**design/flow/design.v**
```verilog
module clk_ctrl
(
	input				wire				clk_i					,
	input				wire				rstn_i				,	
	input				wire	[15:0]	freq						,
	output			reg				dds1_o					,
	output			reg				dds_o						
);
reg	[31:0]	cnt;
wire	[63:0]	add;
assign add =freq*32'd4294967295/16'd30000;
always@(posedge clk_i or negedge rstn_i)
	if(rstn_i ==1'b0)
		cnt <=32'd0;
	else
		cnt <=cnt +add; 
always@(posedge clk_i or negedge rstn_i)
	if(rstn_i ==1'b0)
		dds_o <=1'b0;
	else if(cnt >=32'd2147483648)
		dds_o <=1'b1;
	else
		dds_o <=1'b0;		
reg	[31:0]	cnt1;
wire	[63:0]	add1;
assign add1 =(freq/8'd36)*32'd4294967295/16'd3000;
always@(posedge clk_i or negedge rstn_i)
	if(rstn_i ==1'b0)
		cnt1 <=32'd0;
	else
		cnt1 <=cnt1 +add1; 
always@(posedge clk_i or negedge rstn_i)
	if(rstn_i ==1'b0)
		dds1_o <=1'b0;
	else if(cnt1 >=32'd2147483648)
		dds1_o <=1'b1;
	else
		dds1_o <=1'b0;		
endmodule
```
**design/flow/run.sh**
```bash
#!/bin/bash
# the make line also repeats each setting of config.mk as NAME=value (left out here)
make -C /OpenROAD-flow-scripts/flow DESIGN_CONFIG=/design/flow/config.mk WORK_HOME=/design/flow/orfs CLKGATE_MAP_FILE= finish
```
**design/flow/config.mk**
```make
export PLATFORM = sky130hd
export DESIGN_NAME = clk_ctrl
export DESIGN_NICKNAME = clk_ctrl
export VERILOG_FILES = /design/flow/design.v
export SDC_FILE = /design/flow/constraint.sdc
export NUM_CORES = 4
export LEC_CHECK = 0
export CAP_MARGIN = 20
export CORE_MARGIN = 2
export CORE_UTILIZATION = 68
export CTS_CLUSTER_SIZE = 30
export MAX_ROUTING_LAYER = met4
export SLEW_MARGIN = 20
```
**design/flow/constraint.sdc**
```tcl
create_clock -name core_clock -period 62.4 [get_ports {clk_i}]
set_input_delay 12.4800 -clock core_clock [delete_from_list [all_inputs] [get_ports {clk_i}]]
set_output_delay 12.4800 -clock core_clock [all_outputs]
set_load 0.01 [all_outputs]
```
==> run_results.csv, run 1 <==
group,metric,value,unit
setup_path,startpoint_type,"input pin",
flow_run,drv_cap,0,
clocking,clk_pin_slew,0.07,ns
grt,first_global_vias,62902,
hold_path,hold_end,"dds_o$_DFF_PN0_",
final_timing,hold_viol,0,
synth,ys_sh_simple,20.73,%
grt,grt_overflow,0,
setup_path,cp_max_fo,7,
synth,yosys.area_share.aoi,35.07,%
setup_path,cp_num_buf_inv,52,
finish,synthToLayoutAreaGrowth,28.29,%
clocking,htreeDepth,3,
route,firstDrtPassIters,15,
synth,syn-cell-area,0.05578,mm²
floorplan,core_area,0.08158,mm²
setup_path,crit_family,"AND-OR/OR-AND gates",
synth,avgSynthCellArea,7.864,µm²
final_timing,period_needed,68.53,ns
route,wl_per_cell,23.60,µm
synth,flop_cell,"dfrtp_1",
route,final_antenna_net_count,0,
floorplan,row_count,105,
synth,synth_warnings,1,
synth,adder_share,19.07,%
synth,ys_seq_share,2.961,%
setup_path,timing.critical_path.from,"freq[4]",
setup_path,r2r_end,"cnt[31]$_DFF_PN0_",
synth,area_leaders,"fa_1 (9.3%), ha_1 (8.9%), xnor2_1 (6.1%), a21oi_1 (4.6%), inv_1 (3.6%)",
setup_path,path_depth,270,
synth,syn-num-nets,7766,
grt,grt_max_degree,67,
clocking,clkLatencyLatePin,0.45,ns
grt,grt_pass1_wl,308900,µm
clocking,cts_tree,"yes",
setup_path,crit_path_end_kind,"flip-flop",
setup_path,endpoint,"cnt1[30]$_DFF_PN0_",
flow_run,openroad.warnings,67,
hold_path,hp-class,"reg -> reg",
final_timing,maxSlewViolCount,0,
final_timing,rsz0062_at_grt,"yes",
route,vias,69438,
final_timing,skew,0.03263,ns
setup_path,reg2reg_from,"cnt[1]$_DFF_PN0_",
run_status,failed_checks,"negative setup slack",
setup_path,worstPathArrival,68.86,ns
final_timing,finalSetupViolCount,32,
run_status,status,"complete, but fails checks",
final_timing,fin_ws,-6.132,ns
setup_path,criticalPathCategory,"in -> reg",
synth,most_common_cell,"inv_1",
synth,yosys-stat-area,0.05578,mm²
setup_path,crit_path_frequent_cell,"buf_4",
floorplan,die_y,290.4,µm
setup_path,regToRegSetupSlack,56.17,ns
hold_path,hold_depth,0,
setup_path,reg2regPathDepth,33,
synth,synthTopLogicFamily,"AND-OR/OR-AND gates",
synth,synth_flops,66,
route,viasPerCell,7.226,
place,dp_hpwl,141900,µm
setup_path,slowest_stage,"fa_2",
place,place_ws,-2.312,ns
synth,edf_count,0,
synth,ys_sh_mux,3.544,%
clocking,cts_buffer_depth,2,
clocking,numCtsBuffers,9,
setup_path,max_stage_delay,0.74,ns
route,first_iter_violations,10119,
floorplan,initial_core_util,68.37,%
floorplan,die-area,0.08434,mm²
synth,top_cells_by_count,"inv_1 (539), nand2_1 (525), nor2_1 (516)",
route,wirelength,226800,µm
grt,antenna_found_initial,19,
synth,ys_sh_xor,10.17,%
final_timing,tightest_slew,1.471,ns
final_timing,finalCritPeriodShare,109.8,%
finish,fin_nets,9182,
final_timing,maxSlewHeadroom,1.251,%
synth,top_area_share,9.331,%
synth,synthArstFlopShare,100.0,%
synth,top_area_cell,"fa_1",
setup_path,required,62.72,ns
final_timing,whs,0.4495,ns
clocking,cts_sinks,66,
floorplan,dieWidth,290.4,µm
place,port_buffers,19,
floorplan,pin_count,20,
hold_path,min-delay-start,"cnt[31]$_DFF_PN0_",
final_timing,max_freq,14.59,MHz
synth,syn_inst,7093,
place,place.gp.congestion,0.9889,
route,drc,0,
synth,yosysCellCount,7093,
grt,grtUsageTotal,44.18,%
clocking,cts_root_buf,"clkbuf_16",
synth,ys_types,223,
metal layers:
metal,global-route usage (%),share of wire (%)
met2,73.23,44
met3,7.433,12
met5,-,0
met1,52.74,35
met4,19.59,8.8
cell type report:
| cell class | instances | area (µm²) |
|---|---|---|
| diodes | 25 | 62.56 |
| clock buffers | 10 | 229.0 |
| clock inverters | 6 | 88.84 |
| fillers | 4182 | 10020 |
| inverters | 582 | 2312 |
| multi-input cells | 6202 | 53220 |
| flip-flops and latches | 66 | 1652 |
| well taps | 1070 | 1339 |
| repair buffers | 1648 | 12660 |
stage by stage:
stage / util [%] / TNS, ns / cell area, µm² / instances
finish: 87.72 / -113.64 / 71560 / 9609
global route: 87.71 / -185.49 / 71560 / 9606
CTS: 84.18 / -0.07119 / 68680 / 9455
detailed placement: 81.11 / -19.08 / 66170 / 9290
global placement: 81.11 / -1.032 / 66170 / 9290
floorplan: - / -0.2097 / 56940 / 7093
what timing repair did:
item,4_1_cts,5_1_grt
resized,217,374
endpoints found under the setup margin,14,50
pin swaps,193,310
buffers inserted,146,161
hold buffers,0,0
gates cloned,3,0
==> inputs of run 2 (changes only) <==
- ABC_AREA: unset -> 0
- CELL_PAD_IN_SITES_GLOBAL_PLACEMENT: unset -> 1
- CORE_ASPECT_RATIO: unset -> 0.55
- CORE_UTILIZATION: 68 -> 19
- CTS_CLUSTER_DIAMETER: unset -> 217
- CTS_CLUSTER_SIZE: 30 -> 21
- HOLD_SLACK_MARGIN: unset -> 0.04
- MAX_ROUTING_LAYER: met4 -> unset
- PLACE_DENSITY_LB_ADDON: unset -> 0.17
- TNS_END_PERCENT: unset -> 100
- clock period: 62.4 -> 62.0 ns (I/O delays scaled with it)
==> run_results.csv, run 2 <==
group,metric,value,unit
run_status,status,"complete, but fails checks",
run_status,failed_checks,"negative setup slack",
grt,gr-usage-met2,17.90,%
grt,grt_max_degree,54,
route,final_antenna_net_count,0,
floorplan,core_area,0.2919,mm²
flow_run,openroad.warnings,65,
setup_path,crit_path_frequent_cell,"buf_4",
route,firstDrtPassIters,6,
setup_path,crit_path_end_kind,"flip-flop",
final_timing,maxSlewViolCount,0,
synth,yosysCellCount,7093,
floorplan,dieWidth,734.6,µm
finish,synthToLayoutAreaGrowth,50.98,%
final_timing,tightest_slew,1.290,ns
setup_path,cp_num_buf_inv,37,
hold_path,min-delay-start,"cnt1[31]$_DFF_PN0_",
setup_path,startpoint_type,"input pin",
setup_path,crit_family,"AND-OR/OR-AND gates",
synth,ys_seq_share,2.961,%
finish,fin_nets,10214,
clocking,cts_root_buf,"clkbuf_16",
final_timing,hold_viol,0,
synth,top_area_cell,"fa_1",
synth,syn_inst,7093,
final_timing,finalCritPeriodShare,101.9,%
grt,met1_usage,27.43,%
setup_path,max_stage_delay,0.62,ns
hold_path,hold_depth,0,
place,dpl.cell_count,13061,
setup_path,endpoint,"cnt1[30]$_DFF_PN0_",
hold_path,hold_end,"dds1_o$_DFF_PN0_",
floorplan,die-area,0.2981,mm²
route,wirelength,235000,µm
final_timing,fin_ws,-1.167,ns
floorplan,row_count,147,
floorplan,die_y,405.8,µm
synth,yosys.area_share.aoi,35.07,%
hold_path,hp-class,"reg -> reg",
synth,syn-num-nets,7766,
setup_path,reg2regPathDepth,32,
route,viasPerCell,4.726,
route,wl_per_cell,17.51,µm
synth,synthArstFlopShare,100.0,%
floorplan,pin_count,20,
setup_path,worstPathArrival,63.50,ns
synth,ys_sh_xor,10.17,%
clocking,htreeDepth,3,
setup_path,cp_max_fo,11,
synth,top_cells_by_count,"inv_1 (539), nand2_1 (525), nor2_1 (516)",
grt,use_met3,2.139,%
final_timing,maxSlewHeadroom,13.71,%
synth,ys_sh_simple,20.73,%
synth,adder_share,19.07,%
route,first_iter_violations,4538,
setup_path,regToRegSetupSlack,55.73,ns
synth,edf_count,0,
final_timing,rsz0062_at_grt,"yes",
synth,syn-cell-area,0.05578,mm²
setup_path,reg2reg_from,"cnt[0]$_DFF_PN0_",
setup_path,r2r_end,"cnt[30]$_DFF_PN0_",
place,place.gp.congestion,0.8698,
grt,grt_pass1_wl,363200,µm
synth,area_leaders,"fa_1 (9.3%), ha_1 (8.9%), xnor2_1 (6.1%), a21oi_1 (4.6%), inv_1 (3.6%)",
clocking,cts_sinks,66,
clocking,clkLatencyLatePin,0.46,ns
finish,fillerInstances,31157,
synth,top_area_share,9.331,%
clocking,numCtsBuffers,9,
synth,yosys-stat-area,0.05578,mm²
clocking,cts_buffer_depth,2,
floorplan,initial_core_util,19.11,%
setup_path,path_depth,256,
final_timing,period_needed,63.17,ns
finish,fin_cells,13423,
setup_path,required,62.33,ns
place,dp_hpwl,199600,µm
clocking,cts_tree,"yes",
setup_path,criticalPathCategory,"in -> reg",
final_timing,skew,0.01818,ns
synth,synthTopLogicFamily,"AND-OR/OR-AND gates",
flow_run,drv_cap,0,
synth,avgSynthCellArea,7.864,µm²
synth,flop_cell,"dfrtp_1",
synth,synth_warnings,1,
grt,first_global_vias,60581,
place,port_buffers,19,
setup_path,timing.critical_path.from,"freq[5]",
synth,most_common_cell,"inv_1",
finish,area.combinational,0.05430,mm²
final_timing,max_freq,15.83,MHz
clocking,clk_pin_slew,0.08,ns
setup_path,slowest_stage,"fa_1",
grt,grt-busiest-layer,"met1",
synth,ys_types,223,
grt,antenna_found_initial,6,
final_timing,finalSetupViolCount,11,
synth,ys_sh_mux,3.544,%
synth,synth_flops,66,
grt,grtUsageTotal,15.19,%
route,vias,63439,
grt,grt_overflow,0,
route,drc,0,
finish,seqCellArea,0.001652,mm²
-- run 2: repair_timing --
item / 4_1_cts / 5_1_grt
setup buffers: 232 / 131
resized: 364 / 401
gates cloned: 2 / 1
hold buffers: 0 / 0
pin swaps: 290 / 287
setup endpoints to repair: 27 / 45
-- run 2: per-stage QoR --
| stage | util [%] | TNS [ns] | setup WS, ns | hold WS, ns | cell area [µm²] |
|---|---|---|---|---|---|
| floorplan | - | -0.3631 | -0.2877 | 0.4492 | 57220 |
| global placement | 26.52 | -60.75 | -4.444 | 0.3856 | 77400 |
| detailed placement | 26.52 | -60.58 | -4.377 | 0.3967 | 77400 |
| CTS | 27.84 | -3.484 | -0.7257 | 0.4170 | 81260 |
| global route | 28.85 | -42.93 | -3.372 | 0.4325 | 84210 |
| finish | 28.85 | -6.960 | -1.167 | 0.4124 | 84220 |
-- run 2: metal layers --
metal  part of all wire [%]  up-vias
met5                      0        -
met4                   0.29        0
met3                    5.0       26
met2                     34     1224
met1                     61    30807
li1                       -    31382
-- run 2: layout make-up --
class                   count  area share, %
repair buffers           2681          24.63
flip-flops and latches     66          1.961
clock inverters             7         0.1189
multi-input cells        6201          64.48
inverters                 582          2.778
diodes                      3       0.008914
clock buffers               9         0.2674
well taps                3874          5.755
==> inputs of run 3 (changes only) <==
- ABC_AREA: 0 -> 1
- CELL_PAD_IN_SITES_DETAIL_PLACEMENT: unset -> 0
- CELL_PAD_IN_SITES_GLOBAL_PLACEMENT: 1 -> unset
- CORE_ASPECT_RATIO: 0.55 -> unset
- CORE_UTILIZATION: 19 -> 34
- CTS_CLUSTER_DIAMETER: 217 -> 198
- CTS_CLUSTER_SIZE: 21 -> unset
- HOLD_SLACK_MARGIN: 0.04 -> unset
- MIN_ROUTING_LAYER: unset -> met2
- PLACE_DENSITY: unset -> 0.9
- PLACE_DENSITY_LB_ADDON: 0.17 -> unset
- SETUP_SLACK_MARGIN: unset -> 1.13
- TNS_END_PERCENT: 100 -> unset
- clock period: 62.0 -> 112.0 ns (I/O delays scaled with it)
==> run_results.csv, run 3 <==
group,metric,value,unit
run_status,status,"no timing/DRC/antenna violations",
hold_path,min-delay-start,"cnt1[31]$_DFF_PN0_",
clocking,clkLatencyLatePin,0.43,ns
route,viasPerCell,6.931,
route,top_layer_used,"met5",
setup_path,startpoint_type,"input pin",
place,place_area,0.05362,mm²
synth,syn_inst,7835,
route,wl_met1,0,µm
setup_path,criticalPathCategory,"in -> reg",
synth,synthTopLogicFamily,"simple AND/OR/NAND/NOR gates",
grt,grt_pass1_wl,211400,µm
setup_path,reg2regPathDepth,27,
hold_path,hold_depth,0,
synth,ys_sh_xor,5.446,%
synth,ys_seq_share,3.214,%
grt,antenna_found_initial,0,
setup_path,crit_path_end_kind,"flip-flop",
place,place.gp.congestion,1.009,
finish,fin_cells,9861,
route,wl_met2,64100,µm
synth,ys_sh_simple,52.50,%
synth,flop_cell,"dfrtp_1",
place,dpl.cell_count,9838,
final_timing,maxSlewHeadroom,36.32,%
floorplan,die_y,392.8,µm
grt,grt_max_degree,35,
final_timing,hold_viol,0,
finish,synthToLayoutAreaGrowth,5.008,%
clocking,numCtsBuffers,9,
setup_path,endpoint,"cnt1[30]$_DFF_PN0_",
setup_path,r2r_end,"cnt[31]$_DFF_PN0_",
synth,yosys-stat-area,0.05139,mm²
synth,top_cells_by_count,"nand2_1 (1929), inv_1 (1157), nand3_1 (793)",
final_timing,finalCritPeriodShare,70.36,%
finish,postLayoutCellArea,0.05397,mm²
floorplan,dieWidth,392.8,µm
final_timing,finalSetupViolCount,0,
clocking,postCtsHoldBufs,0,
route,wl_per_cell,12.77,µm
setup_path,timing.critical_path.from,"freq[4]",
final_timing,skew,0.01526,ns
floorplan,pin_count,20,
final_timing,rsz0062_at_grt,"no",
setup_path,regToRegSetupSlack,106.88,ns
synth,area_leaders,"nand2_1 (14%), fa_1 (10%), ha_1 (9.6%), nand2_4 (9.0%), inv_1 (8.5%)",
synth,yosys.area_share.aoi,8.042,%
synth,ys_types,84,
setup_path,cp_num_buf_inv,41,
final_timing,tns,0,ns
grt,first_global_vias,69139,
setup_path,max_stage_delay,0.84,ns
setup_path,slowest_stage,"clkdlybuf4s50_1",
floorplan,row_count,142,
setup_path,worstPathArrival,79.14,ns
final_timing,max_freq,12.69,MHz
synth,top_area_cell,"nand2_1",
clocking,htreeDepth,3,
clocking,postCtsSetupBuffers,0,
place,dp_hpwl,104100,µm
setup_path,path_depth,338,
clocking,cts_buffer_depth,2,
route,wirelength,125900,µm
synth,syn-num-nets,8508,
route,first_iter_violations,13644,
setup_path,crit_path_frequent_cell,"nand2_1",
final_timing,tightest_slew,0.9542,ns
clocking,cts_root_buf,"clkbuf_16",
synth,most_common_cell,"nand2_1",
hold_path,hold_end,"dds1_o$_DFF_PN0_",
synth,synthArstFlopShare,100.0,%
hold_path,hp-class,"reg -> reg",
setup_path,required,112.34,ns
clocking,cts_resized,0,
grt,grt_overflow,0,
flow_run,openroad.warnings,62,
final_timing,period_needed,78.80,ns
synth,adder_share,19.74,%
flow_run,drv_cap,0,
setup_path,cp_max_fo,13,
place,port_buffers,19,
floorplan,core_area,0.1500,mm²
clocking,clk_pin_slew,0.08,ns
setup_path,crit_family,"simple AND/OR/NAND/NOR gates",
setup_path,reg2reg_from,"cnt[2]$_DFF_PN0_",
synth,synth_flops,66,
route,final_antenna_net_count,0,
synth,top_area_share,14.09,%
synth,ys_sh_mux,0.04139,%
floorplan,initial_core_util,34.27,%
floorplan,die-area,0.1543,mm²
clocking,cts_tree,"yes",
synth,avgSynthCellArea,6.559,µm²
clocking,cts_sinks,66,
synth,edf_count,0,
synth,synth_warnings,1,
final_timing,maxSlewViolCount,0,
finish,fin_nets,8506,
route,vias,68342,
synth,syn-cell-area,0.05139,mm²
grt,grtUsageTotal,24.30,%
route,drc,0,
synth,yosysCellCount,7835,
route,firstDrtPassIters,19,
route,route.met3.wl,48020,µm
-- run 3: metal layers --
layer	vias to the layer above	GRT usage (%)
li1	24632	-
met1	25336	-
met2	16135	29.54
met3	2194	31.91
met4	45	4.040
met5	-	7.209
-- run 3: per-stage QoR --
| stage | utilization [%] | worst slack, ns | hold slack [ns] |
|---|---|---|---|
| global route | 35.97 | 26.05 | 0.4940 |
| detailed placement | 35.76 | 34.45 | 0.4480 |
| floorplan | - | 44.22 | 0.4492 |
| CTS | 35.97 | 34.73 | 0.4735 |
| global placement | 35.76 | 35.98 | 0.4624 |
| finish | 35.99 | 33.20 | 0.4667 |
-- run 3: layout make-up --
| class | instances | area [µm²] |
|---|---|---|
| Antenna cell | 8 | 20.02 |
| Clock buffer | 9 | 225.2 |
| Clock inverter | 6 | 91.34 |
| Fill cell | 15601 | 95990 |
| Inverter | 1325 | 5169 |
| Multi-Input combinational cell | 6410 | 44080 |
| Sequential cell | 66 | 1652 |
| Tap cell | 2016 | 2522 |
| Timing Repair Buffer | 21 | 202.7 |
==> inputs of run 4 (changes only) <==
- ABC_AREA: 1 -> unset
- CAP_MARGIN: 20 -> 40
- CELL_PAD_IN_SITES_DETAIL_PLACEMENT: 0 -> unset
- CORE_UTILIZATION: 34 -> 72
- CTS_CLUSTER_DIAMETER: 198 -> 224
- MAX_ROUTING_LAYER: unset -> met4
- MIN_ROUTING_LAYER: met2 -> unset
- PLACE_DENSITY: 0.9 -> unset
- SETUP_SLACK_MARGIN: 1.13 -> 5.0
- clock period: 112.0 -> 64.9 ns (I/O delays scaled with it)
==> run_results.csv, run 4 <==
group,metric,value,unit
clocking,cts_sinks,66,
synth,top_cells_by_count,"inv_1 (539), nand2_1 (525), nor2_1 (516)",
place,place.gp.congestion,1.007,
synth,avgSynthCellArea,7.864,µm²
floorplan,initial_core_util,72.36,%
grt,grtUsageTotal,86.92,%
synth,ys_sh_simple,20.73,%
synth,edf_count,0,
run_status,firstError,"[ERROR GRT-0232] Routing congestion too high. Check the congestion heatmap in the GUI.",
synth,synth_warnings,1,
synth,ys_seq_share,2.961,%
run_status,failed_stage,"5_1_grt",
synth,synth_flops,66,
synth,syn_inst,7093,
synth,top_area_cell,"fa_1",
synth,syn-num-nets,7766,
synth,ys_sh_xor,10.17,%
place,dp_hpwl,126400,µm
synth,area_leaders,"fa_1 (9.3%), ha_1 (8.9%), xnor2_1 (6.1%), a21oi_1 (4.6%), inv_1 (3.6%)",
synth,yosys-stat-area,0.05578,mm²
synth,synthTopLogicFamily,"AND-OR/OR-AND gates",
grt,grt_overflow,1881,
synth,ys_types,223,
synth,top_area_share,9.331,%
clocking,cts_buffer_depth,2,
clocking,cts_root_buf,"clkbuf_16",
floorplan,dieWidth,282.3,µm
synth,most_common_cell,"inv_1",
synth,adder_share,19.07,%
floorplan,core_area,0.07708,mm²
place,dpl.cell_count,8222,
clocking,htreeDepth,3,
floorplan,row_count,102,
synth,ys_sh_mux,3.544,%
synth,yosysCellCount,7093,
floorplan,die_y,282.3,µm
run_status,status,"stopped before the end",
clocking,numCtsBuffers,9,
place,port_buffers,19,
place,place_area,0.05858,mm²
synth,synthArstFlopShare,100.0,%
floorplan,pin_count,20,
synth,syn-cell-area,0.05578,mm²
floorplan,die-area,0.07972,mm²
synth,flop_cell,"dfrtp_1",
synth,yosys.area_share.aoi,35.07,%
## run 4: routing by layer
metal	track usage [%]	GRT overflow
met1	87.36	221
met2	100.1	986
met3	75.39	209
met4	76.24	465
met5	-	-
## run 4: per-stage QoR
step | setup WS, ns | hold slack [ns]
floorplan | 2.082 | 0.4492
detailed placement | -1.526 | 0.3871
CTS | 2.637 | 0.3998
global placement | -1.239 | 0.3865
## run 4: what timing repair did
item                       in CTS
setup endpoints to repair      64
gates resized                 427
hold buffers                    0
cloned                          5
setup buffers                 377
pin swaps                     274
==> inputs of run 5 (changes only) <==
- ABC_AREA: unset -> 1
- CAP_MARGIN: 40 -> 20
- CTS_CLUSTER_DIAMETER: 224 -> unset
- CTS_CLUSTER_SIZE: unset -> 90
- HOLD_SLACK_MARGIN: unset -> 0.29
- MAX_ROUTING_LAYER: met4 -> unset
- SETUP_SLACK_MARGIN: 5.0 -> unset
- clock period: 64.9 -> 49.0 ns (I/O delays scaled with it)
==> run_results.csv, run 5 <==
group,metric,value,unit
run_status,failed_stage,"5_1_grt",
synth,avgSynthCellArea,6.559,µm²
synth,syn-cell-area,0.05139,mm²
synth,ys_sh_simple,52.50,%
floorplan,dieWidth,271.2,µm
synth,adder_share,19.74,%
synth,edf_count,0,
synth,most_common_cell,"nand2_1",
clocking,postCtsHoldBufs,0,
place,port_buffers,19,
floorplan,core_area,0.07039,mm²
grt,grtUsageTotal,82.87,%
synth,synth_warnings,1,
clocking,cts_sinks,66,
synth,synthArstFlopShare,100.0,%
synth,ys_seq_share,3.214,%
synth,area_leaders,"nand2_1 (14%), fa_1 (10%), ha_1 (9.6%), nand2_4 (9.0%), inv_1 (8.5%)",
clocking,cts_root_buf,"clkbuf_16",
synth,top_area_share,14.09,%
place,dp_hpwl,129300,µm
synth,yosys.area_share.aoi,8.042,%
place,dpl.cell_count,9727,
synth,ys_sh_xor,5.446,%
floorplan,row_count,97,
synth,yosysCellCount,7835,
synth,top_cells_by_count,"nand2_1 (1929), inv_1 (1157), nand3_1 (793)",
synth,synth_flops,66,
synth,ys_types,84,
synth,ys_sh_mux,0.04139,%
clocking,numCtsBuffers,9,
synth,synthTopLogicFamily,"simple AND/OR/NAND/NOR gates",
place,place.gp.congestion,1.021,
synth,flop_cell,"dfrtp_1",
floorplan,die-area,0.07353,mm²
clocking,htreeDepth,3,
run_status,firstError,"[ERROR GRT-0116] Global routing finished with congestion. Check the congestion regions in the DRC Viewer.",
run_status,status,"stopped before the end",
floorplan,pin_count,20,
floorplan,initial_core_util,73.01,%
synth,syn_inst,7835,
synth,top_area_cell,"nand2_1",
synth,syn-num-nets,8508,
grt,grt_overflow,1681,
floorplan,die_y,271.2,µm
clocking,cts_buffer_depth,2,
synth,yosys-stat-area,0.05139,mm²
run 5: through the flow:
| stage | util [%] | worst slack, ns | cell area, µm² |
|---|---|---|---|
| 2_1_floorplan | - | -1.839 | 52860 |
| 3_3_place_gp | 86.68 | -2.889 | 61020 |
| 3_5_place_dp | 86.68 | -5.364 | 61020 |
| 4_1_cts | 95.10 | -1.301 | 66940 |
run 5: routing by layer:
layer,GRT usage (%),overflow
met5,41.72,1
met3,64.02,46
met2,103.7,1100
met4,88.14,476
met1,79.04,58
run 5: repair_timing:
item                       in CTS
gates cloned                   16
setup endpoints to repair      34
pin swaps                     452
gates resized                 684
buffers inserted              363
==> inputs of run 6 (changes only) <==
- CELL_PAD_IN_SITES_DETAIL_PLACEMENT: unset -> 0
- CORE_ASPECT_RATIO: unset -> 0.93
- CTS_CLUSTER_DIAMETER: unset -> 341
- CTS_CLUSTER_SIZE: 90 -> 72
- GPL_ROUTABILITY_DRIVEN: unset -> 1
- HOLD_SLACK_MARGIN: 0.29 -> 0.3
- MAX_ROUTING_LAYER: unset -> met4
- PLACE_DENSITY_LB_ADDON: unset -> 0.27
- SETUP_SLACK_MARGIN: unset -> -2.0
- TNS_END_PERCENT: unset -> 80
- clock period: 49.0 -> 50.2 ns (I/O delays scaled with it)
==> run_results.csv, run 6 <==
group,metric,value,unit
synth,ys_types,84,
place,dp_hpwl,130900,µm
synth,yosys-stat-area,0.05139,mm²
synth,edf_count,0,
synth,adder_share,19.74,%
synth,syn_inst,7835,
floorplan,row_count,94,
synth,top_area_share,14.09,%
synth,ys_sh_simple,52.50,%
place,place_ws,-5.321,ns
floorplan,dieWidth,281.0,µm
clocking,cts_buffer_depth,2,
synth,ys_seq_share,3.214,%
synth,yosys.area_share.aoi,8.042,%
floorplan,die_y,261.6,µm
run_status,failed_stage,"5_1_grt",
place,place.gp.congestion,1.028,
synth,area_leaders,"nand2_1 (14%), fa_1 (10%), ha_1 (9.6%), nand2_4 (9.0%), inv_1 (8.5%)",
synth,flop_cell,"dfrtp_1",
synth,ys_sh_xor,5.446,%
run_status,status,"stopped before the end",
synth,syn-num-nets,8508,
synth,ys_sh_mux,0.04139,%
grt,grtUsageTotal,90.51,%
synth,avgSynthCellArea,6.559,µm²
clocking,cts_sinks,66,
clocking,htreeDepth,3,
clocking,cts_root_buf,"clkbuf_16",
synth,top_area_cell,"nand2_1",
synth,top_cells_by_count,"nand2_1 (1929), inv_1 (1157), nand3_1 (793)",
floorplan,initial_core_util,72.71,%
grt,grt_overflow,3599,
synth,most_common_cell,"nand2_1",
synth,synthTopLogicFamily,"simple AND/OR/NAND/NOR gates",
place,dpl.cell_count,9776,
floorplan,pin_count,20,
synth,synth_warnings,1,
clocking,numCtsBuffers,9,
synth,synth_flops,66,
synth,yosysCellCount,7835,
synth,syn-cell-area,0.05139,mm²
floorplan,core_area,0.07069,mm²
synth,synthArstFlopShare,100.0,%
run_status,firstError,"[ERROR GRT-0232] Routing congestion too high. Check the congestion heatmap in the GUI.",
place,port_buffers,19,
floorplan,die-area,0.07353,mm²
## run 6: per-stage QoR
stage	instance area [µm²]	hold slack, ns
floorplan	51740	0.4492
detailed placement	60110	0.3913
global placement	60110	0.3903
CTS	60840	0.4059
## run 6: metal layers
metal | overflow | global-route usage, %
met1 | 54 | 80.77
met4 | 653 | 102.0
met5 | - | -
met3 | 35 | 63.58
met2 | 2857 | 118.0
## run 6: repair_timing
action | 4_1_cts
buffers inserted | 20
cloned | 4
pin swaps | 40
setup endpoints to repair | 31
gates resized | 62
hold buffers | 0
==> inputs of run 7 (changes only) <==
- CELL_PAD_IN_SITES_DETAIL_PLACEMENT: 0 -> unset
- CORE_ASPECT_RATIO: 0.93 -> 1.22
- CORE_UTILIZATION: 72 -> 71
- CTS_CLUSTER_DIAMETER: 341 -> unset
- CTS_CLUSTER_SIZE: 72 -> unset
- GPL_ROUTABILITY_DRIVEN: 1 -> unset
- HOLD_SLACK_MARGIN: 0.3 -> unset
- MAX_ROUTING_LAYER: met4 -> unset
- PLACE_DENSITY: unset -> 0.4
- PLACE_DENSITY_LB_ADDON: 0.27 -> unset
- SETUP_SLACK_MARGIN: -2.0 -> unset
- TNS_END_PERCENT: 80 -> unset
- clock period: 50.2 -> 58.5 ns (I/O delays scaled with it)
==> run_results.csv, run 7 <==
group,metric,value,unit
setup_path,crit_path_end_kind,"flip-flop",
setup_path,timing.critical_path.from,"freq[9]",
clocking,cts_tree,"yes",
grt,antenna_found_initial,3,
hold_path,hold_depth,0,
setup_path,criticalPathCategory,"in -> reg",
finish,fin_nets,8880,
flow_run,openroad.warnings,65,
clocking,cts_sinks,66,
synth,syn_inst,7835,
setup_path,endpoint,"cnt1[31]$_DFF_PN0_",
synth,top_area_share,14.09,%
floorplan,row_count,108,
grt,grt_pass1_wl,217400,µm
final_timing,maxSlewHeadroom,35.96,%
grt,grt_max_degree,60,
finish,synthToLayoutAreaGrowth,12.27,%
synth,synthArstFlopShare,100.0,%
final_timing,period_needed,56.68,ns
hold_path,min-delay-start,"cnt[31]$_DFF_PN0_",
route,wirelength,138700,µm
setup_path,worstPathArrival,56.98,ns
finish,fin_cells,9148,
synth,yosys.area_share.aoi,8.042,%
place,place_area,0.05382,mm²
setup_path,max_stage_delay,0.57,ns
floorplan,core_area,0.07135,mm²
setup_path,cp_num_buf_inv,65,
synth,synth_warnings,1,
clocking,postCtsHoldBufs,0,
synth,area_leaders,"nand2_1 (14%), fa_1 (10%), ha_1 (9.6%), nand2_4 (9.0%), inv_1 (8.5%)",
final_timing,hold_viol,0,
synth,ys_types,84,
synth,most_common_cell,"nand2_1",
floorplan,die-area,0.07456,mm²
route,vias,51658,
synth,synthTopLogicFamily,"simple AND/OR/NAND/NOR gates",
route,viasPerCell,5.647,
clocking,numCtsBuffers,9,
setup_path,crit_path_frequent_cell,"nand2_1",
place,dp_hpwl,111500,µm
synth,flop_cell,"dfrtp_1",
clocking,clkLatencyLatePin,0.37,ns
route,final_antenna_net_count,0,
grt,grtUsageTotal,34.35,%
route,firstDrtPassIters,8,
synth,top_cells_by_count,"nand2_1 (1929), inv_1 (1157), nand3_1 (793)",
setup_path,slowest_stage,"fa_2",
place,port_buffers,19,
synth,synth_flops,66,
synth,adder_share,19.74,%
synth,ys_sh_mux,0.04139,%
setup_path,path_depth,353,
floorplan,dieWidth,247.6,µm
final_timing,max_freq,17.64,MHz
setup_path,startpoint_type,"input pin",
synth,edf_count,0,
place,dpl.cell_count,8963,
final_timing,maxSlewViolCount,0,
route,first_iter_violations,3634,
final_timing,skew,0.006892,ns
synth,top_area_cell,"nand2_1",
hold_path,hp-class,"reg -> reg",
synth,yosysCellCount,7835,
synth,yosys-stat-area,0.05139,mm²
place,place.gp.congestion,0.9936,
floorplan,initial_core_util,72.03,%
clocking,clk_pin_slew,0.06,ns
synth,ys_sh_simple,52.50,%
setup_path,required,58.80,ns
grt,first_global_vias,48315,
setup_path,r2r_end,"cnt[31]$_DFF_PN0_",
setup_path,regToRegSetupSlack,53.58,ns
setup_path,crit_family,"simple AND/OR/NAND/NOR gates",
synth,avgSynthCellArea,6.559,µm²
run_status,status,"no timing/DRC/antenna violations",
hold_path,hold_end,"dds_o$_DFF_PN0_",
clocking,cts_buffer_depth,2,
synth,syn-cell-area,0.05139,mm²
route,wl_per_cell,15.17,µm
floorplan,pin_count,20,
grt,grt_overflow,0,
setup_path,cp_max_fo,8,
flow_run,drv_cap,0,
synth,syn-num-nets,8508,
route,drc,0,
synth,ys_sh_xor,5.446,%
final_timing,finalCritPeriodShare,96.89,%
final_timing,finalSetupViolCount,0,
setup_path,reg2reg_from,"cnt[2]$_DFF_PN0_",
final_timing,tightest_slew,0.9538,ns
clocking,htreeDepth,3,
floorplan,die_y,301.2,µm
setup_path,reg2regPathDepth,27,
finish,postLayoutCellArea,0.05770,mm²
synth,ys_seq_share,3.214,%
final_timing,rsz0062_at_grt,"yes",
clocking,cts_root_buf,"clkbuf_16",
[run 7: stage by stage]
stage	setup slack (ns)	TNS, ns	hold slack [ns]	utilization [%]
CTS	0.06014	0	0.4008	75.86
finish	1.817	0	0.4008	80.86
global route	-1.961	-17.64	0.4063	80.86
floorplan	1.425	0	0.4492	-
global placement	0.6957	0	0.3853	75.43
detailed placement	-1.033	-5.481	0.3891	75.43
[run 7: layer usage]
layer	global-route usage [%]	share of wire [%]	routed length [µm]
met1	40.06	40	55540
met2	64.27	51	71090
met3	3.177	4.3	5949
met4	13.00	4.4	6158
met5	0	0	0
[run 7: layout make-up]
class | instances | area (µm²)
Multi-Input combinational cell | 6427 | 46490
Timing Repair Buffer | 378 | 2925
Fill cell | 5245 | 13650
Sequential cell | 66 | 1652
Tap cell | 935 | 1170
Clock buffer | 11 | 242.7
Inverter | 1325 | 5182
Clock inverter | 5 | 30.03
Antenna cell | 1 | 2.502
[run 7: timing repair]
item,in CTS,in global routing
setup endpoints to repair,8,32
gates cloned,0,18
pin swaps,0,278
resized,9,627
buffers inserted,1,149
==> inputs of run 8 (changes only) <==
- CORE_ASPECT_RATIO: 1.22 -> unset
- CORE_UTILIZATION: 71 -> 72
- CTS_CLUSTER_SIZE: unset -> 90
- HOLD_SLACK_MARGIN: unset -> 0.27
- PLACE_DENSITY: 0.4 -> unset
- clock period: 58.5 -> 48.4 ns (I/O delays scaled with it)
==> run_results.csv, run 8 <==
group,metric,value,unit
clocking,cts_root_buf,"clkbuf_16",
synth,ys_seq_share,3.214,%
synth,yosysCellCount,7835,
synth,syn-cell-area,0.05139,mm²
run_status,firstError,"[ERROR GRT-0116] Global routing finished with congestion. Check the congestion regions in the DRC Viewer.",
synth,adder_share,19.74,%
place,place.gp.congestion,1.002,
place,port_buffers,19,
run_status,failed_stage,"5_1_grt",
synth,ys_sh_mux,0.04139,%
synth,flop_cell,"dfrtp_1",
clocking,numCtsBuffers,9,
floorplan,pin_count,20,
synth,yosys-stat-area,0.05139,mm²
synth,edf_count,0,
floorplan,dieWidth,271.2,µm
place,place_ws,-5.684,ns
floorplan,core_area,0.07039,mm²
clocking,postCtsHoldBufs,0,
clocking,cts_sinks,66,
run_status,status,"stopped before the end",
grt,grtUsageTotal,74.64,%
synth,area_leaders,"nand2_1 (14%), fa_1 (10%), ha_1 (9.6%), nand2_4 (9.0%), inv_1 (8.5%)",
synth,most_common_cell,"nand2_1",
place,dpl.cell_count,9725,
floorplan,row_count,97,
synth,top_area_share,14.09,%
synth,syn_inst,7835,
synth,synthArstFlopShare,100.0,%
synth,top_cells_by_count,"nand2_1 (1929), inv_1 (1157), nand3_1 (793)",
floorplan,die-area,0.07353,mm²
synth,synth_flops,66,
synth,avgSynthCellArea,6.559,µm²
clocking,cts_buffer_depth,2,
clocking,htreeDepth,3,
synth,ys_sh_xor,5.446,%
floorplan,die_y,271.2,µm
place,dp_hpwl,127100,µm
floorplan,initial_core_util,73.01,%
synth,synth_warnings,1,
synth,synthTopLogicFamily,"simple AND/OR/NAND/NOR gates",
synth,yosys.area_share.aoi,8.042,%
synth,top_area_cell,"nand2_1",
synth,ys_sh_simple,52.50,%
synth,syn-num-nets,8508,
grt,grt_overflow,306,
synth,ys_types,84,
## run 8: routing by layer
layer | GRT overflow | track usage (%)
met5 | 1 | 34.21
met4 | 122 | 73.51
met3 | 3 | 58.53
met2 | 179 | 95.67
met1 | 1 | 71.34
## run 8: per-stage QoR
step	cell area [µm²]	util, %
after floorplan	52860	-
after CTS	66490	94.45
after global placement	60980	86.62
after detailed placement	60980	86.62
## run 8: what timing repair did
| item | in CTS |
|---|---|
| pin swaps | 416 |
| resized | 697 |
| gates cloned | 16 |
| setup buffers | 309 |
| setup endpoints to repair | 37 |
==> inputs of run 9 (changes only) <==
- ABC_AREA: 1 -> unset
- CELL_PAD_IN_SITES_DETAIL_PLACEMENT: unset -> 2
- CELL_PAD_IN_SITES_GLOBAL_PLACEMENT: unset -> 1
- CORE_UTILIZATION: 72 -> 40
- CTS_CLUSTER_DIAMETER: unset -> 29
- CTS_CLUSTER_SIZE: 90 -> unset
- GPL_TIMING_DRIVEN: unset -> 0
- HOLD_SLACK_MARGIN: 0.27 -> -0.05
- MAX_ROUTING_LAYER: unset -> met5
- SETUP_SLACK_MARGIN: unset -> 5.0
- SLEW_MARGIN: 20 -> 10
- clock period: 48.4 -> 90.8 ns (I/O delays scaled with it)
==> run_results.csv, run 9 <==
group,metric,value,unit
run_status,status,"no timing/DRC/antenna violations",
synth,ys_sh_xor,10.17,%
setup_path,worstPathArrival,81.87,ns
setup_path,cp_max_fo,10,
flow_run,openroad.warnings,62,
final_timing,finalCritPeriodShare,89.86,%
synth,ys_seq_share,2.961,%
floorplan,die_y,377.4,µm
floorplan,pin_count,20,
floorplan,row_count,137,
place,port_buffers,19,
clocking,cts_sinks,66,
synth,ys_types,223,
floorplan,dieWidth,377.4,µm
clocking,htreeDepth,3,
synth,synthTopLogicFamily,"AND-OR/OR-AND gates",
grt,grt_max_degree,37,
setup_path,regToRegSetupSlack,84.34,ns
setup_path,cp_num_buf_inv,35,
final_timing,tns,0,ns
synth,most_common_cell,"inv_1",
setup_path,endpoint,"cnt1[30]$_DFF_PN0_",
finish,synthToLayoutAreaGrowth,6.534,%
final_timing,fin_ws,9.210,ns
clocking,numCtsBuffers,9,
floorplan,die-area,0.1425,mm²
finish,fin_nets,7823,
route,firstDrtPassIters,7,
route,final_antenna_net_count,0,
place,dp_hpwl,165800,µm
grt,first_global_vias,58982,
route,wirelength,198100,µm
place,place.gp.congestion,0.8866,
synth,adder_share,19.07,%
final_timing,rsz0062_at_grt,"no",
clocking,cts_tree,"yes",
grt,grt_overflow,0,
grt,grtUsageTotal,27.18,%
setup_path,r2r_end,"cnt[31]$_DFF_PN0_",
clocking,clk_pin_slew,0.07,ns
hold_path,hold_depth,1,
setup_path,crit_family,"AND-OR/OR-AND gates",
route,drc,0,
clocking,cts_buffer_depth,2,
synth,area_leaders,"fa_1 (9.3%), ha_1 (8.9%), xnor2_1 (6.1%), a21oi_1 (4.6%), inv_1 (3.6%)",
synth,top_area_cell,"fa_1",
finish,postLayoutCellArea,0.05943,mm²
setup_path,reg2regPathDepth,32,
setup_path,startpoint_type,"input pin",
place,place_area,0.05839,mm²
finish,fillerInstances,16088,
final_timing,maxSlewViolCount,0,
synth,yosys.area_share.aoi,35.07,%
setup_path,path_depth,257,
synth,edf_count,0,
route,wl_per_cell,21.92,µm
synth,syn_inst,7093,
final_timing,maxSlewHeadroom,25.15,%
route,vias,55278,
synth,syn-num-nets,7766,
final_timing,finalSetupViolCount,0,
route,first_iter_violations,2420,
flow_run,drv_cap,0,
clocking,cts_root_buf,"clkbuf_16",
synth,yosys-stat-area,0.05578,mm²
synth,synth_warnings,1,
final_timing,tightest_slew,1.119,ns
synth,synthArstFlopShare,100.0,%
setup_path,slowest_stage,"clkdlybuf4s50_1",
route,viasPerCell,6.117,
synth,syn-cell-area,0.05578,mm²
synth,ys_sh_mux,3.544,%
setup_path,max_stage_delay,0.67,ns
synth,flop_cell,"dfrtp_1",
synth,top_area_share,9.331,%
final_timing,max_freq,12.26,MHz
setup_path,criticalPathCategory,"in -> reg",
grt,grt_pass1_wl,324800,µm
floorplan,initial_core_util,40.13,%
grt,antenna_found_initial,8,
clocking,clkLatencyLatePin,0.41,ns
synth,top_cells_by_count,"inv_1 (539), nand2_1 (525), nor2_1 (516)",
final_timing,hold_viol,0,
floorplan,core_area,0.1390,mm²
final_timing,skew,0.02722,ns
final_timing,period_needed,81.59,ns
synth,synth_flops,66,
setup_path,crit_path_end_kind,"flip-flop",
setup_path,reg2reg_from,"cnt[1]$_DFF_PN0_",
hold_path,hold_end,"cnt[0]$_DFF_PN0_",
hold_path,hp-class,"reg -> reg",
synth,ys_sh_simple,20.73,%
synth,yosysCellCount,7093,
synth,avgSynthCellArea,7.864,µm²
place,place_ws,4.025,ns
hold_path,min-delay-start,"cnt[0]$_DFF_PN0_",
setup_path,crit_path_frequent_cell,"a21oi_1",
setup_path,required,91.08,ns
setup_path,timing.critical_path.from,"freq[9]",
run 9: what timing repair did:
action	4_1_cts	5_1_grt
hold buffers	0	0
setup endpoints to repair	6	28
cloned	0	1
buffers inserted	0	19
gates resized	8	83
hold endpoints to repair	0	0
pin swaps	0	13
run 9: metrics by stage:
| step | cells | util, % | hold slack, ns |
|---|---|---|---|
| floorplan | 7093 | - | 0.4492 |
| global placement | 8988 | 41.95 | 0.4651 |
| detailed placement | 8993 | 42.00 | 0.4711 |
| CTS | 9009 | 42.27 | 0.4867 |
| global route | 9037 | 42.75 | 0.5017 |
| finish | 9037 | 42.75 | 0.4804 |
run 9: layout make-up:
class	count	area (µm²)	share of cell area, %
inverters	582	2286	3.847
clock inverters	4	72.57	0.1221
multi-input cells	6200	49950	84.06
flip-flops and latches	66	1652	2.779
clock buffers	12	266.5	0.4485
repair buffers	45	391.6	0.6590
plain buffers	246	2442	4.110
diodes	6	15.01	0.02527
well taps	1876	2347	3.950
run 9: routing by layer:
layer	GRT usage, %	up-vias	part of all wire (%)	wire, µm
met5	0	-	0	0
met4	3.351	0	0.92	1832
met3	0.9697	108	1.2	2439
met2	49.07	426	50	99200
met1	36.67	28241	48	94660
li1	-	26503	-	-
==> inputs of run 10 (changes only) <==
- ABC_AREA: unset -> 1
- CELL_PAD_IN_SITES_DETAIL_PLACEMENT: 2 -> 0
- CELL_PAD_IN_SITES_GLOBAL_PLACEMENT: 1 -> unset
- CORE_ASPECT_RATIO: unset -> 1.73
- CORE_UTILIZATION: 40 -> 72
- CTS_CLUSTER_DIAMETER: 29 -> 341
- CTS_CLUSTER_SIZE: unset -> 100
- GPL_ROUTABILITY_DRIVEN: unset -> 1
- GPL_TIMING_DRIVEN: 0 -> unset
- HOLD_SLACK_MARGIN: -0.05 -> unset
- MAX_ROUTING_LAYER: met5 -> met4
- PLACE_DENSITY_LB_ADDON: unset -> 0.2
- SLEW_MARGIN: 10 -> 20
- TNS_END_PERCENT: unset -> 55
- clock period: 90.8 -> 67.6 ns (I/O delays scaled with it)
==> run_results.csv, run 10 <==
group,metric,value,unit
synth,flop_cell,"dfrtp_1",
final_timing,finalSetupViolCount,0,
setup_path,slowest_stage,"clkdlybuf4s50_1",
floorplan,dieWidth,207.1,µm
clocking,cts_buffer_depth,2,
synth,synthTopLogicFamily,"simple AND/OR/NAND/NOR gates",
hold_path,hold_end,"dds1_o$_DFF_PN0_",
route,final_antenna_net_count,0,
finish,synthToLayoutAreaGrowth,8.504,%
final_timing,hold_viol,0,
setup_path,regToRegSetupSlack,62.76,ns
synth,yosysCellCount,7835,
place,place.gp.congestion,1.072,
synth,avgSynthCellArea,6.559,µm²
synth,top_area_share,14.09,%
setup_path,worstPathArrival,60.73,ns
grt,grtUsageTotal,36.62,%
setup_path,timing.critical_path.from,"freq[13]",
final_timing,finalCritPeriodShare,89.38,%
final_timing,skew,0.01938,ns
finish,finish.utilization,79.13,%
setup_path,cp_max_fo,10,
place,dpl.cell_count,8735,
route,vias,51301,
route,first_iter_violations,3153,
synth,syn-cell-area,0.05139,mm²
grt,first_global_vias,49488,
synth,ys_types,84,
finish,fin_cells,8950,
clocking,htreeDepth,3,
flow_run,drv_cap,0,
route,wl_per_cell,15.68,µm
setup_path,path_depth,348,
setup_path,crit_path_end_kind,"flip-flop",
setup_path,startpoint_type,"input pin",
clocking,numCtsBuffers,9,
synth,most_common_cell,"nand2_1",
synth,edf_count,0,
route,firstDrtPassIters,9,
final_timing,tns,0,ns
final_timing,tightest_slew,0.8506,ns
clocking,clk_pin_slew,0.07,ns
finish,fin_nets,8701,
synth,top_cells_by_count,"nand2_1 (1929), inv_1 (1157), nand3_1 (793)",
synth,syn-num-nets,8508,
setup_path,r2r_end,"cnt[31]$_DFF_PN0_",
route,viasPerCell,5.732,
synth,synth_warnings,1,
finish,fillerInstances,5478,
finish,area.combinational,0.04585,mm²
clocking,cts_root_buf,"clkbuf_16",
floorplan,core_area,0.07047,mm²
setup_path,cp_num_buf_inv,62,
synth,yosys-stat-area,0.05139,mm²
hold_path,hp-class,"reg -> reg",
setup_path,endpoint,"cnt1[30]$_DFF_PN0_",
route,drc,0,
synth,top_area_cell,"nand2_1",
clocking,cts_tree,"yes",
hold_path,min-delay-start,"cnt1[31]$_DFF_PN0_",
synth,yosys.area_share.aoi,8.042,%
synth,adder_share,19.74,%
synth,syn_inst,7835,
clocking,cts_sinks,66,
run_status,status,"no timing/DRC/antenna violations",
setup_path,reg2regPathDepth,27,
final_timing,rsz0062_at_grt,"no",
place,dp_hpwl,114800,µm
setup_path,reg2reg_from,"cnt[2]$_DFF_PN0_",
synth,ys_sh_xor,5.446,%
synth,synthArstFlopShare,100.0,%
place,port_buffers,19,
setup_path,crit_path_frequent_cell,"nand2_1",
hold_path,hold_depth,0,
synth,synth_flops,66,
floorplan,initial_core_util,72.93,%
final_timing,max_freq,16.55,MHz
final_timing,maxSlewViolCount,0,
grt,grt_max_degree,41,
synth,area_leaders,"nand2_1 (14%), fa_1 (10%), ha_1 (9.6%), nand2_4 (9.0%), inv_1 (8.5%)",
floorplan,row_count,128,
place,place_area,0.05226,mm²
clocking,clkLatencyLatePin,0.39,ns
floorplan,die-area,0.07361,mm²
floorplan,pin_count,20,
synth,ys_seq_share,3.214,%
floorplan,die_y,355.4,µm
grt,grt_pass1_wl,221900,µm
synth,ys_sh_mux,0.04139,%
setup_path,criticalPathCategory,"in -> reg",
route,wirelength,140400,µm
final_timing,maxSlewHeadroom,43.10,%
finish,seqCellArea,0.001652,mm²
flow_run,openroad.warnings,62,
final_timing,period_needed,60.42,ns
grt,grt_overflow,0,
grt,antenna_found_initial,6,
setup_path,required,67.91,ns
synth,ys_sh_simple,52.50,%
setup_path,crit_family,"simple AND/OR/NAND/NOR gates",
setup_path,max_stage_delay,0.75,ns
finish,postLayoutCellArea,0.05576,mm²
run 10: repair_timing:
item | in CTS | in global routing
gates resized | 76 | 418
pin swaps | 5 | 154
buffers inserted | 17 | 163
hold buffers | 0 | 0
setup endpoints to repair | 32 | 32
cloned | 0 | 12
run 10: metrics by stage:
step	hold WS [ns]	worst slack [ns]
final	0.4042	7.182
after global placement	0.3863	0.6534
after detailed placement	0.3878	-1.282
after CTS	0.4078	5.043
after floorplan	0.4492	8.705
after global routing	0.4182	3.274
run 10: layout make-up:
cell class	count	area share [%]
Multi-Input combinational cell	6422	82.23
Clock inverter	5	0.05385
Tap cell	910	2.042
Clock buffer	11	0.4353
Antenna cell	7	0.03141
Inverter	1325	9.339
Timing Repair Buffer	204	2.910
Sequential cell	66	2.962
run 10: metal layers:
metal | up-vias | share of wire, % | wire length, µm | GRT usage (%)
li1 | 25178 | - | - | -
met1 | 23780 | 35 | 49520 | 35.01
met2 | 1626 | 53 | 74350 | 69.40
met3 | 717 | 4.3 | 6023 | 4.103
met4 | 0 | 7.5 | 10490 | 23.14
met5 | - | 0 | 0 | -
==> inputs of run 11 (changes only) <==
- CAP_MARGIN: 20 -> 0
- CELL_PAD_IN_SITES_DETAIL_PLACEMENT: 0 -> unset
- CORE_ASPECT_RATIO: 1.73 -> unset
- CTS_CLUSTER_DIAMETER: 341 -> 364
- GPL_ROUTABILITY_DRIVEN: 1 -> unset
- MAX_ROUTING_LAYER: met4 -> unset
- PLACE_DENSITY: unset -> 0.35
- PLACE_DENSITY_LB_ADDON: 0.2 -> unset
- SETUP_SLACK_MARGIN: 5.0 -> unset
- TNS_END_PERCENT: 55 -> unset
- clock period: 67.6 -> 58.4 ns (I/O delays scaled with it)
==> run_results.csv, run 11 <==
group,metric,value,unit
run_status,status,"no timing/DRC/antenna violations",
floorplan,dieWidth,271.2,µm
synth,avgSynthCellArea,6.559,µm²
floorplan,pin_count,20,
synth,synth_warnings,1,
setup_path,crit_path_frequent_cell,"nand2_1",
clocking,htreeDepth,3,
flow_run,drv_cap,0,
synth,most_common_cell,"nand2_1",
synth,top_cells_by_count,"nand2_1 (1929), inv_1 (1157), nand3_1 (793)",
grt,grt_max_degree,40,
final_timing,hold_viol,0,
route,final_antenna_net_count,0,
synth,syn-num-nets,8508,
synth,ys_seq_share,3.214,%
synth,flop_cell,"dfrtp_1",
grt,grt_pass1_wl,225300,µm
synth,ys_types,84,
synth,edf_count,0,
route,wl_per_cell,15.48,µm
synth,top_area_cell,"nand2_1",
hold_path,hold_end,"dds_o$_DFF_PN0_",
finish,fin_nets,8905,
final_timing,tns,0,ns
floorplan,die-area,0.07353,mm²
route,vias,52574,
final_timing,period_needed,56.77,ns
setup_path,startpoint_type,"input pin",
synth,syn-cell-area,0.05139,mm²
route,drc,0,
final_timing,rsz0062_at_grt,"yes",
final_timing,tightest_slew,1.156,ns
final_timing,skew,0.009480,ns
floorplan,core_area,0.07039,mm²
finish,area.combinational,0.04626,mm²
setup_path,regToRegSetupSlack,53.44,ns
synth,synthTopLogicFamily,"simple AND/OR/NAND/NOR gates",
clocking,postCtsHoldBufs,0,
hold_path,hp-class,"reg -> reg",
setup_path,endpoint,"cnt1[30]$_DFF_PN0_",
place,place.gp.congestion,0.9871,
synth,yosys-stat-area,0.05139,mm²
floorplan,row_count,97,
setup_path,worstPathArrival,57.08,ns
route,first_iter_violations,4006,
grt,grtUsageTotal,35.74,%
synth,adder_share,19.74,%
setup_path,timing.critical_path.from,"freq[9]",
grt,first_global_vias,49199,
setup_path,r2r_end,"cnt[31]$_DFF_PN0_",
grt,antenna_found_initial,1,
synth,ys_sh_simple,52.50,%
synth,ys_sh_mux,0.04139,%
setup_path,crit_path_end_kind,"flip-flop",
synth,syn_inst,7835,
final_timing,maxSlewViolCount,0,
synth,ys_sh_xor,5.446,%
setup_path,required,58.71,ns
final_timing,finalCritPeriodShare,97.21,%
final_timing,max_freq,17.61,MHz
synth,yosys.area_share.aoi,8.042,%
clocking,clk_pin_slew,0.07,ns
hold_path,min-delay-start,"cnt[31]$_DFF_PN0_",
synth,area_leaders,"nand2_1 (14%), fa_1 (10%), ha_1 (9.6%), nand2_4 (9.0%), inv_1 (8.5%)",
synth,synthArstFlopShare,100.0,%
clocking,clkLatencyLatePin,0.39,ns
synth,top_area_share,14.09,%
clocking,cts_sinks,66,
flow_run,openroad.warnings,65,
place,dp_hpwl,113900,µm
floorplan,die_y,271.2,µm
setup_path,criticalPathCategory,"in -> reg",
setup_path,slowest_stage,"fa_2",
grt,grt_overflow,0,
final_timing,maxSlewHeadroom,22.41,%
finish,fillerInstances,4947,
clocking,numCtsBuffers,9,
route,firstDrtPassIters,7,
setup_path,reg2regPathDepth,27,
place,port_buffers,19,
synth,synth_flops,66,
finish,fin_cells,9177,
route,viasPerCell,5.729,
clocking,cts_tree,"yes",
route,wirelength,142100,µm
finish,seqCellArea,0.001652,mm²
final_timing,finalSetupViolCount,0,
setup_path,cp_num_buf_inv,71,
clocking,cts_buffer_depth,2,
route,insertedDiodeCount,0,
setup_path,crit_family,"simple AND/OR/NAND/NOR gates",
setup_path,path_depth,362,
setup_path,max_stage_delay,0.58,ns
finish,synthToLayoutAreaGrowth,12.40,%
setup_path,reg2reg_from,"cnt[2]$_DFF_PN0_",
floorplan,initial_core_util,73.01,%
synth,yosysCellCount,7835,
setup_path,cp_max_fo,8,
clocking,cts_root_buf,"clkbuf_16",
hold_path,hold_depth,0,
place,dpl.cell_count,8968,
run 11: repair_timing:
item                       in CTS  in global routing
gates resized                  19                588
setup endpoints to repair       9                 32
pin swaps                       2                240
setup buffers                   3                174
cloned                          0                 16
run 11: metal layers:
metal | vias to the layer above | GRT usage [%] | routed length, µm
li1 | 25629 | - | -
met1 | 24515 | 43.24 | 56970
met2 | 1889 | 64.71 | 70140
met3 | 541 | 4.060 | 8474
met4 | 0 | 13.69 | 6517
met5 | - | 0 | 0
run 11: area by class of cell:
cell class | instances | area share (%)
multi-input cells | 6426 | 80.08
inverters | 1325 | 8.989
clock buffers | 9 | 0.3899
clock inverters | 7 | 0.1776
repair buffers | 404 | 5.465
well taps | 940 | 2.036
flip-flops and latches | 66 | 2.859
run 11: per-stage QoR:
step	hold WS, ns	instance area [µm²]	setup WS, ns	utilization [%]
2_1_floorplan	0.4492	51390	1.345	-
3_3_place_gp	0.3900	53820	0.7312	76.46
3_5_place_dp	0.3830	53820	-0.9597	76.46
4_1_cts	0.4083	54220	0.007208	77.03
5_1_grt	0.4177	57760	-1.763	82.06
6_report	0.4065	57760	1.627	82.06
==> inputs of run 12 (changes only) <==
- CAP_MARGIN: 0 -> 20
- PLACE_DENSITY: 0.35 -> 0.38
- TNS_END_PERCENT: unset -> 15
- clock period: 58.4 -> 48.1 ns (I/O delays scaled with it)
==> run_results.csv, run 12 <==
group,metric,value,unit
place,port_buffers,19,
synth,area_leaders,"nand2_1 (14%), fa_1 (10%), ha_1 (9.6%), nand2_4 (9.0%), inv_1 (8.5%)",
synth,synthArstFlopShare,100.0,%
place,place_ws,-6.103,ns
synth,adder_share,19.74,%
synth,synth_flops,66,
synth,synth_warnings,1,
synth,most_common_cell,"nand2_1",
clocking,postCtsHoldBufs,0,
synth,top_area_cell,"nand2_1",
synth,avgSynthCellArea,6.559,µm²
clocking,htreeDepth,3,
synth,syn-cell-area,0.05139,mm²
run_status,firstError,"[ERROR GRT-0116] Global routing finished with congestion. Check the congestion regions in the DRC Viewer.",
synth,top_cells_by_count,"nand2_1 (1929), inv_1 (1157), nand3_1 (793)",
floorplan,die_y,271.2,µm
synth,syn-num-nets,8508,
synth,flop_cell,"dfrtp_1",
grt,grt_overflow,2206,
synth,syn_inst,7835,
clocking,cts_root_buf,"clkbuf_16",
floorplan,dieWidth,271.2,µm
synth,synthTopLogicFamily,"simple AND/OR/NAND/NOR gates",
floorplan,pin_count,20,
synth,ys_types,84,
synth,ys_sh_xor,5.446,%
clocking,numCtsBuffers,9,
synth,top_area_share,14.09,%
clocking,cts_sinks,66,
synth,yosys.area_share.aoi,8.042,%
synth,edf_count,0,
run_status,failed_stage,"5_1_grt",
place,place.gp.congestion,1.014,
run_status,status,"stopped before the end",
synth,yosys-stat-area,0.05139,mm²
synth,yosysCellCount,7835,
place,dpl.cell_count,9737,
floorplan,initial_core_util,73.01,%
floorplan,core_area,0.07039,mm²
clocking,cts_buffer_depth,2,
place,dp_hpwl,131700,µm
grt,grtUsageTotal,89.30,%
synth,ys_seq_share,3.214,%
synth,ys_sh_simple,52.50,%
floorplan,row_count,97,
floorplan,die-area,0.07353,mm²
synth,ys_sh_mux,0.04139,%
-- run 12: timing repair --
item                       CTS
setup endpoints to repair   43
pin swaps                  464
setup buffers              422
resized                    658
gates cloned                13
-- run 12: metal layers --
metal | GRT overflow | GRT usage, %
met2 | 1393 | 107.0
met3 | 63 | 76.48
met1 | 82 | 82.72
met5 | 10 | 56.23
met4 | 658 | 97.04
-- run 12: through the flow --
stage	hold slack, ns	area (µm²)	TNS, ns
2_1_floorplan	0.4492	52830	-37.63
3_3_place_gp	0.4037	61030	-78.45
3_5_place_dp	0.4197	61030	-154.89
4_1_cts	0.4448	67310	-33.85
==> inputs of run 13 (changes only) <==
- CORE_UTILIZATION: 72 -> 71
- CTS_CLUSTER_DIAMETER: 364 -> unset
- CTS_CLUSTER_SIZE: 100 -> 43
- PLACE_DENSITY: 0.38 -> unset
- PLACE_DENSITY_LB_ADDON: unset -> 0.27
- TNS_END_PERCENT: 15 -> unset
- clock period: 48.1 -> 24.2 ns (I/O delays scaled with it)
==> run_results.csv, run 13 <==
group,metric,value,unit
run_status,status,"stopped before the end",
run_status,failed_stage,"3_5_place_dp",
run_status,firstError,"[ERROR DPL-0033] detailed placement checks failed during check placement.",
floorplan,pin_count,20,
synth,syn-cell-area,0.05139,mm²
floorplan,row_count,98,
synth,yosys-stat-area,0.05139,mm²
place,place.gp.congestion,1.022,
synth,ys_sh_simple,52.50,%
floorplan,dieWidth,273.0,µm
synth,top_cells_by_count,"nand2_1 (1929), inv_1 (1157), nand3_1 (793)",
floorplan,die-area,0.07455,mm²
synth,synth_flops,66,
place,port_buffers,19,
floorplan,initial_core_util,71.77,%
synth,ys_sh_mux,0.04139,%
synth,edf_count,0,
floorplan,die_y,273.0,µm
synth,adder_share,19.74,%
synth,avgSynthCellArea,6.559,µm²
floorplan,core_area,0.07161,mm²
synth,syn_inst,7835,
synth,yosys.area_share.aoi,8.042,%
synth,flop_cell,"dfrtp_1",
synth,top_area_share,14.09,%
synth,yosysCellCount,7835,
synth,ys_types,84,
synth,top_area_cell,"nand2_1",
synth,ys_sh_xor,5.446,%
synth,synth_warnings,1,
synth,synthArstFlopShare,100.0,%
synth,area_leaders,"nand2_1 (14%), fa_1 (10%), ha_1 (9.6%), nand2_4 (9.0%), inv_1 (8.5%)",
synth,synthTopLogicFamily,"simple AND/OR/NAND/NOR gates",
synth,ys_seq_share,3.214,%
synth,most_common_cell,"nand2_1",
synth,syn-num-nets,8508,
-- run 13: metrics by stage --
stage | worst slack (ns) | instances
2_1_floorplan | -21.68 | 7835
3_3_place_gp | -21.99 | 10900
